## job 794
## top
module top(input clk, rst_raw, up, left, right, down, 
           input [15:0]switches, output dp,a,b,c,d,e,f,g, output [3:0]anode,
           output load_done, output reg fsm_done);
    wire [7:0] A, B;     
    wire [3:0] init_ram_addr, fsm_ram_addr, ram_addr;    
    wire [1:0] rf_w_addr;
    wire rf_w_en;
    wire ram_w_en, init_ram_w_en, fsm_ram_w_en;    
    wire [1:0] reg_r_addr1, reg_r_addr2, reg_r_addr3, reg_r_addr4;
    wire [7:0] init_w_ram_data, fsm_w_ram_data, 
               w_ram_data, r_ram_data;   
    wire acc_en, acc_clear;
    wire done;
    wire [3:0] pp0, pp1;  
    wire [1:0] A1, A2, B1, B2;   
    wire [4:0] acc;  
    wire [4:0] C11, C12, C21, C22;   
    wire up_clean, left_clean, rst, right_clean, down_clean;    
    reg load_en;
    reg load_button;     
    reg start_button;    
    reg C11_button, C12_button, C21_button, C22_button;  
    reg display;     
    debouncer udb(.clk(clk), .raw(up), .clean(up_clean)); 
    debouncer ldb(.clk(clk), .raw(left), .clean(left_clean)); 
    debouncer cdb(.clk(clk), .raw(rst_raw), .clean(rst));  
    debouncer rdb(.clk(clk), .raw(right), .clean(right_clean)); 
    debouncer ddb(.clk(clk), .raw(down), .clean(down_clean)); 
    load_RAM init(.clk(clk), 
                  .rst(rst), 
                  .en(load_en), 
                  .button(load_button), 
                  .matrices(switches), 
                  .write_en(init_ram_w_en), 
                  .done(load_done), 
                  .ram_addr(init_ram_addr),
                  .w_ram_data(init_w_ram_data));   
    controller fsm(.clk(clk),
                   .rst(rst),
                   .start(start_button),
                   .acc(acc),
                   .ram_addr(fsm_ram_addr),
  ...
For scale: ~230 flip-flops, roughly 36 I/O pins, roughly 12000 sq um of cells after synthesis.
Settings: LEC_CHECK=0, CAP_MARGIN=20, CORE_ASPECT_RATIO=0.94, CORE_MARGIN=2, CORE_UTILIZATION=70, CTS_CLUSTER_SIZE=91, GPL_ROUTABILITY_DRIVEN=1, MAX_ROUTING_LAYER=met5, PLACE_DENSITY_LB_ADDON=0.13, SLEW_MARGIN=20, TNS_END_PERCENT=10; clock period 5.78 ns.
run.sh (not shown) runs the stock make flow with config.mk's settings and CLKGATE_MAP_FILE=.
For job 481, these inputs were changed with respect to job 794:
Settings: MAX_ROUTING_LAYER no longer set, was met5; GPL_ROUTABILITY_DRIVEN no longer set, was 1; CTS_CLUSTER_SIZE no longer set, was 91; TNS_END_PERCENT no longer set, was 10; PLACE_DENSITY_LB_ADDON no longer set, was 0.13; CORE_ASPECT_RATIO no longer set, was 0.94; CORE_UTILIZATION now 66, was 70; the clock period (ns, I/O delays scaled along) now 4.33, was 5.78.
- Job 481 went all the way through synthesis, placement and routing and the layout is clean on timing, DRC and antenna.
- Job 794: full flow OK, the timing, design-rule and antenna checks passed
- Setup WNS job 794 -> job 481: worse
- On post-route met1 wirelength, job 794 and job 481 are basically level.
- Clock network power share sits lower in job 481 than in job 794.
- Wire length of the first global-routing pass for job 481: about 2% down relative to job 794
What job 7170 does differently from job 481 at the input level:
Settings: CORE_UTILIZATION now 71, was 66; CTS_CLUSTER_SIZE now 19, previously not set; CAP_MARGIN now 40, was 20; the clock period (ns, I/O delays scaled along) now 2.36, was 4.33.
### Flow results
Job 7170 against job 481: sequential share of layout area -3.8 points; routing usage on met2 went up 13 points; depth of the worst register-to-register path went up; clock power moved up. Area of the multi-input gates was lower in the run labelled job 481. Job 7170: PASS, flow complete, no timing, DRC or antenna violations. Against job 481, the final cell area of job 7170 is higher. Of the two values seen for group drawing the most power, registers was produced by job 481 and combinational logic by job 7170. Iteration tally of the first detailed-router pass: job 7170 and job 481 compared, higher one is job 7170. The last element of the critical path comes out ddb.counter[9] in one run and accum.acc[3] in the other, namely in job 481 and job 7170 respectively.
diff inputs: job 7170 => job 8360
Settings: swapping 40 for 20 in CAP_MARGIN; clearing CTS_CLUSTER_SIZE, which used to be 19; swapping 71 for 36 in CORE_UTILIZATION; swapping 2.36 for 4.25 in the clock period (ns, I/O delays scaled along).
[summary]
- All of job 7170 and job 8360 finish clean.
- Summary of job 8360 over job 7170: core area went up by 16000 sq um; post-CTS setup buffer count went down by 1; quantity of gates resized following cts went down by 6.
- Post-synth tally of flip-flops with integrated enable delta (job 8360 -> job 7170): insignificant
- Job 8360 ended with less combinational group share of total power than job 7170.
- Of the two candidates, job 7170 has the worse routed wire length and job 8360 the better one.
- The area of all placed cells without fillers in job 7170 is 1.06 times that in job 8360.

---

== xenon ==
top again, from the RTL that the note above started with.
==> flow/config.mk <==
export PLATFORM = sky130hd
export DESIGN_NAME = top
export DESIGN_NICKNAME = top
export VERILOG_FILES = /design/flow/design.v
export SDC_FILE = /design/flow/constraint.sdc
export NUM_CORES = 4
export LEC_CHECK = 0
export ABC_AREA = 1
export CAP_MARGIN = 35
export CELL_PAD_IN_SITES_DETAIL_PLACEMENT = 1
export CELL_PAD_IN_SITES_GLOBAL_PLACEMENT = 2
export CORE_MARGIN = 4
export CORE_UTILIZATION = 40
export CTS_CLUSTER_SIZE = 65
export GPL_ROUTABILITY_DRIVEN = 0
export GPL_TIMING_DRIVEN = 0
export MIN_ROUTING_LAYER = met2
export PLACE_DENSITY_LB_ADDON = 0.04
export SLEW_MARGIN = 20
==> flow/constraint.sdc <==
create_clock -name core_clock -period 3.21 [get_ports {clk}]
set_input_delay 0.6420 -clock core_clock [delete_from_list [all_inputs] [get_ports {clk}]]
set_output_delay 0.6420 -clock core_clock [all_outputs]
set_load 0.01 [all_outputs]
## Diff of input files: lagoon against xenon
- MIN_ROUTING_LAYER removed (was met2)
- CORE_MARGIN changed from 4 to 2
- GPL_ROUTABILITY_DRIVEN removed (was 0)
==> results <==
[compare] base=xenon new=lagoon: utilization picked up an extra 0.18 points, clock buffer and inverter area fraction after layout went up, setup slack after layout shows an increase of 160 ps.
Busiest metal layer after global routing: met2 -> lagoon, met3 -> xenon
Cmp lagoon and xenon / global-route track usage on met2 / higher: xenon
On lagoon: number of clock buffers in the layout is 2.3% higher than what xenon gave.
## Diff of input files: quartz against lagoon
- clearing ABC_AREA, which used to be 1
- clearing CELL_PAD_IN_SITES_DETAIL_PLACEMENT, which used to be 1
- clearing GPL_TIMING_DRIVEN, which used to be 0
- clearing CELL_PAD_IN_SITES_GLOBAL_PLACEMENT, which used to be 2
- swapping 35 for 0 in CAP_MARGIN
- swapping 65 for 19 in CTS_CLUSTER_SIZE
- swapping 40 for 72 in CORE_UTILIZATION
- clearing PLACE_DENSITY_LB_ADDON, which used to be 0.04
- swapping 3.21 for 2.36 in the clock period (ns, I/O delays scaled along)
[summary]
Every stage of quartz finished as expected; the final checks, on the other hand, flagged setup timing, which means the layout fails. The run showing the smaller minimum hold slack is lagoon. quartz ended up with accum.acc[3] as its critical path capture point; lagoon ended up with ram.mem[7][0]. When quartz is set beside lagoon, its wire length of the first global-routing pass turns out to be about 9% smaller. Total power, quartz and lagoon: lower on lagoon.
### quartz -> onyx
- HOLD_SLACK_MARGIN now 0.24, previously not set
## What came out
- onyx finished every stage; the final checks, however, were not passed, the failures being setup timing.
- Worst hold path cell count came out exactly the same in quartz and onyx.
- Worst hold-check slack: onyx vs quartz identical
- Diff onyx..quartz | HPWL reported at the end of detailed placement | negligible
- Going from quartz to onyx, number of gates given a new drive strength after cts closely matched the old numbers, hold buffer count at cts closely matched the old numbers, leakage power of the design closely matched the old numbers, number of enable flip-flop cells closely matched the old numbers.
- Re worst IR drop on VDD: no difference whatsoever between onyx and quartz.
- On power dissipated in sequential cells, quartz and onyx are basically level.

---

Starting RTL as in the previous note.
Settings: LEC_CHECK=0, ABC_AREA=1, CAP_MARGIN=20, CORE_MARGIN=2, CORE_UTILIZATION=72, CTS_CLUSTER_DIAMETER=311, CTS_CLUSTER_SIZE=100, PLACE_DENSITY_LB_ADDON=0.0, SETUP_SLACK_MARGIN=0.41, SLEW_MARGIN=20; clock period 1.94 ns.
The baseline failed in clock tree synthesis (4_1_cts) on DPL-0038.
Then changed:
--- a/flow/config.mk
+++ b/flow/config.mk
@@ -8 +7,0 @@
-export ABC_AREA = 1
@@ -12,4 +11 @@
-export CTS_CLUSTER_DIAMETER = 311
-export CTS_CLUSTER_SIZE = 100
-export PLACE_DENSITY_LB_ADDON = 0.0
-export SETUP_SLACK_MARGIN = 0.41
+export CTS_CLUSTER_SIZE = 10
==> flow/constraint.sdc (replaced) <==
create_clock -name core_clock -period 2.43 [get_ports {clk}]
set_input_delay 0.4860 -clock core_clock [delete_from_list [all_inputs] [get_ports {clk}]]
set_output_delay 0.4860 -clock core_clock [all_outputs]
set_load 0.01 [all_outputs]
The new run ran to the end with no violations.
Synthesized area goes up by about 2.3%.
Die size came out higher by about 2.2%.
Synthesized cell count went down by 14%.
Then changed:
--- a/flow/config.mk
+++ b/flow/config.mk
@@ -8 +8,2 @@
-export CAP_MARGIN = 20
+export ABC_AREA = 1
+export CAP_MARGIN = 0
@@ -10,0 +12 @@
+export CTS_CLUSTER_DIAMETER = 372
@@ -11,0 +14,2 @@
+export PLACE_DENSITY_LB_ADDON = 0.01
+export SETUP_SLACK_MARGIN = 0.33
Result: The changed run completed with no timing, DRC or antenna violations. Clock-buffer cell count drops by 2. Power stays flat. First-iteration DRC count went up by roughly a tenth. Worst setup slack gains 0.12 ns. Maximum frequency goes up by a few percent. Global-route usage decreases by 0.54 points.
Then changed:
==> flow/config.mk (replaced) <==
export PLATFORM = sky130hd
export DESIGN_NAME = top
export DESIGN_NICKNAME = top
export VERILOG_FILES = /design/flow/design.v
export SDC_FILE = /design/flow/constraint.sdc
export NUM_CORES = 4
export LEC_CHECK = 0
export CAP_MARGIN = 20
export CORE_MARGIN = 2
export CORE_UTILIZATION = 40
export SLEW_MARGIN = 20
==> flow/constraint.sdc (replaced) <==
create_clock -name core_clock -period 4.25 [get_ports {clk}]
set_input_delay 0.8500 -clock core_clock [delete_from_list [all_inputs] [get_ports {clk}]]
set_output_delay 0.8500 -clock core_clock [all_outputs]
set_load 0.01 [all_outputs]
Result: Combinational power came out lower by about 50%; sequential share of layout area increases by 0.14 points; global-route usage shrinks by 15 points; area after synthesis went up by about 2.3%; die size goes up by 81%; routed wire length fell by about 10%; setup slack gets better by 0.99 ns.

---

## build 51
top again, from the RTL that the note above started with.
==> flow/design.v (excerpt) <==
module top(input clk, rst_raw, up, left, right, down, 
           input [15:0]switches, output dp,a,b,c,d,e,f,g, output [3:0]anode,
           output load_done, output reg fsm_done);
clock: 7.52 ns
lec_check: 0
abc_area: 1
cap_margin: 25
core_aspect_ratio: 1.42
core_margin: 5
core_utilization: 51
cts_cluster_diameter: 221
gpl_routability_driven: 0
gpl_timing_driven: 1
max_routing_layer: met4
min_routing_layer: met2
place_density_lb_addon: 0.16
setup_slack_margin: 1.44
slew_margin: 30
The flow did not stop early for build 51: all stages ran, and the layout cleared the timing, design-rule and antenna checks.
diff inputs: build 51 => trial 5
- swapping 30 for 20 in SLEW_MARGIN
- clearing CTS_CLUSTER_DIAMETER, which used to be 221
- clearing PLACE_DENSITY_LB_ADDON, which used to be 0.16
- clearing SETUP_SLACK_MARGIN, which used to be 1.44
- swapping 5 for 2 in CORE_MARGIN
- clearing MAX_ROUTING_LAYER, which used to be met4
- clearing CORE_ASPECT_RATIO, which used to be 1.42
- clearing ABC_AREA, which used to be 1
- swapping 25 for 20 in CAP_MARGIN
- clearing GPL_ROUTABILITY_DRIVEN, which used to be 0
- clearing GPL_TIMING_DRIVEN, which used to be 1
- swapping 51 for 64 in CORE_UTILIZATION
- clearing MIN_ROUTING_LAYER, which used to be met2
- swapping 7.52 for 4.45 in the clock period (ns, I/O delays scaled along)
## What came out
For the cell depth of the worst hold path, trial 5 came in 1 lower than build 51 did.
As far as non-clock buffer count goes, build 51 and trial 5 are indistinguishable; the numbers are identical.
Of the two candidates, build 51 has the better clock power and trial 5 the worse one.
Core util | trial 5 vs build 51 | trial 5 higher
The fraction of power consumed by combinational cells of trial 5 is lower than that of build 51.
Changes observed in trial 5 relative to build 51: longest individual stage delay on the worst path +80 ps; worst setup slack before clock tree synthesis -3030 ps.

---

== v19 ==
top again, from the RTL that the note above started with.
==> flow/config.mk <==
export PLATFORM = sky130hd
export DESIGN_NAME = top
export DESIGN_NICKNAME = top
export VERILOG_FILES = /design/flow/design.v
export SDC_FILE = /design/flow/constraint.sdc
export NUM_CORES = 4
export LEC_CHECK = 0
export ABC_AREA = 1
export CAP_MARGIN = 25
export CORE_ASPECT_RATIO = 1.42
export CORE_MARGIN = 5
export CORE_UTILIZATION = 50
export CTS_CLUSTER_DIAMETER = 221
export GPL_ROUTABILITY_DRIVEN = 0
export GPL_TIMING_DRIVEN = 0
export MAX_ROUTING_LAYER = met4
export MIN_ROUTING_LAYER = met2
export PLACE_DENSITY_LB_ADDON = 0.16
export SETUP_SLACK_MARGIN = 1.44
export SLEW_MARGIN = 30
==> flow/constraint.sdc <==
create_clock -name core_clock -period 7.52 [get_ports {clk}]
set_input_delay 1.5040 -clock core_clock [delete_from_list [all_inputs] [get_ports {clk}]]
set_output_delay 1.5040 -clock core_clock [all_outputs]
set_load 0.01 [all_outputs]
v19 ran in full, but the layout does not pass; the checks complain about DRC.
Input-level comparison between v32 and v19:
==> flow/config.mk <==
export PLATFORM = sky130hd
export DESIGN_NAME = top
export DESIGN_NICKNAME = top
export VERILOG_FILES = /design/flow/design.v
export SDC_FILE = /design/flow/constraint.sdc
export NUM_CORES = 4
export LEC_CHECK = 0
export CAP_MARGIN = 20
export CORE_MARGIN = 2
export CORE_UTILIZATION = 58
export CTS_CLUSTER_DIAMETER = 224
export GPL_ROUTABILITY_DRIVEN = 1
export MIN_ROUTING_LAYER = met1
export PLACE_DENSITY_LB_ADDON = 0.16
export SETUP_SLACK_MARGIN = 1.44
export SLEW_MARGIN = 30
==> flow/constraint.sdc <==
create_clock -name core_clock -period 6.21 [get_ports {clk}]
set_input_delay 1.2420 -clock core_clock [delete_from_list [all_inputs] [get_ports {clk}]]
set_output_delay 1.2420 -clock core_clock [all_outputs]
set_load 0.01 [all_outputs]
v19 vs v32, last element of the critical path: cdb.counter[7] vs ddb.counter[9]. v32 vs. v19: synthesized instance count -184, number of port buffers ~0 delta, hold slack +0.032 ns. v32: full flow OK, the timing, design-rule and antenna checks passed.
For v41, these inputs were changed with respect to v32:
--- a/flow/config.mk
+++ b/flow/config.mk
@@ -7,10 +7,13 @@
 export LEC_CHECK = 0
+export ABC_AREA = 1
 export CAP_MARGIN = 20
 export CORE_MARGIN = 2
-export CORE_UTILIZATION = 58
+export CORE_UTILIZATION = 72
 export CTS_CLUSTER_DIAMETER = 224
+export CTS_CLUSTER_SIZE = 14
 export GPL_ROUTABILITY_DRIVEN = 1
+export HOLD_SLACK_MARGIN = 0.29
 export MIN_ROUTING_LAYER = met1
 export PLACE_DENSITY_LB_ADDON = 0.16
-export SETUP_SLACK_MARGIN = 1.44
-export SLEW_MARGIN = 30
+export SETUP_SLACK_MARGIN = 0.7
+export SLEW_MARGIN = 40
==> flow/constraint.sdc <==
create_clock -name core_clock -period 2.38 [get_ports {clk}]
set_input_delay 0.4760 -clock core_clock [delete_from_list [all_inputs] [get_ports {clk}]]
set_output_delay 0.4760 -clock core_clock [all_outputs]
set_load 0.01 [all_outputs]
==> results <==
- v41: it failed during global routing, and the tool reported DPL-0038.
- Synthesized cell count | v41 above v32
- Compared with v32, v41 shows number of placed instances, taps included that has gone up by more than 10%.
- For horizontal die dimension, dividing the value from v41 by the value from v32 gives 0.891.
- Number of buffers created by CTS was lower in the run labelled v41.
- Die outline height for v41 is lower than for v32.
- In the floorplan summary, v41 is listed with a die area less than that of v32.
--- input diff v41..v49 ---
--- a/flow/config.mk
+++ b/flow/config.mk
@@ -7,3 +7,2 @@
 export LEC_CHECK = 0
-export ABC_AREA = 1
 export CAP_MARGIN = 20
@@ -13,7 +12,5 @@
 export CTS_CLUSTER_SIZE = 14
-export GPL_ROUTABILITY_DRIVEN = 1
-export HOLD_SLACK_MARGIN = 0.29
+export GPL_ROUTABILITY_DRIVEN = 0
 export MIN_ROUTING_LAYER = met1
 export PLACE_DENSITY_LB_ADDON = 0.16
-export SETUP_SLACK_MARGIN = 0.7
 export SLEW_MARGIN = 40
==> flow/constraint.sdc <==
create_clock -name core_clock -period 3.03 [get_ports {clk}]
set_input_delay 0.6060 -clock core_clock [delete_from_list [all_inputs] [get_ports {clk}]]
set_output_delay 0.6060 -clock core_clock [all_outputs]
set_load 0.01 [all_outputs]
==> results <==
In the tables for v49 and v41, synthesized-area fraction occupied by ao, oa, aoi and oai cells reads higher with v49.
v49 vs. v41: multiplexer share of the synthesized area went up by 6.3 points, post-CTS setup-driven buffer insertion count went down by 49, post-detailed-placement cell area went down by about 5%, synthesized cell count went down by 184, vertical extent of the die went up by about 1.1%.
v49 | stages: all done | timing, DRC, antenna: all pass
Re number of rows in the core area: v49 is 2.2% up on v41.
v49 reports a lower core utilization before placement than v41 does.
Post-synthesis simple-gate area fraction, v49 and v41, lower one = v49.
v49: number of different library cells in the post-synthesis netlist about 60% above v41
In v49, the HPWL after detailed placement came out 9.1% below the value in v41.
For v40, these inputs were changed with respect to v49:
--- a/flow/config.mk
+++ b/flow/config.mk
@@ -10,7 +10,4 @@
 export CORE_UTILIZATION = 72
-export CTS_CLUSTER_DIAMETER = 224
 export CTS_CLUSTER_SIZE = 14
-export GPL_ROUTABILITY_DRIVEN = 0
-export MIN_ROUTING_LAYER = met1
-export PLACE_DENSITY_LB_ADDON = 0.16
-export SLEW_MARGIN = 40
+export SETUP_SLACK_MARGIN = 1.5
+export SLEW_MARGIN = 20
==> flow/constraint.sdc <==
create_clock -name core_clock -period 6.16 [get_ports {clk}]
set_input_delay 1.2320 -clock core_clock [delete_from_list [all_inputs] [get_ports {clk}]]
set_output_delay 1.2320 -clock core_clock [all_outputs]
set_load 0.01 [all_outputs]
v49 → v40: clock group total power down about 43%; leakage power total -1.3%.
Total power for v40: about 50% down relative to v49
Going from v49 to v40, first-iteration DRC count has decreased; count of placed standard cells including taps has decreased; final setup slack of the worst path has increased; number of top-level design ports has remained practically unchanged; final antenna-violating net count has remained practically unchanged.
Between v40 and v49, it is v40 whose final area is lower, by about 0.7%.
A slowest stage cell on the critical path of a2111oi_0 is what v49 shows, while clkdlybuf4s50_1 belongs to v40.
Between v40 and v49, it is v40 whose global-route usage is lower, by 1.3 points.
Power is estimated from default activity; no workload was simulated.
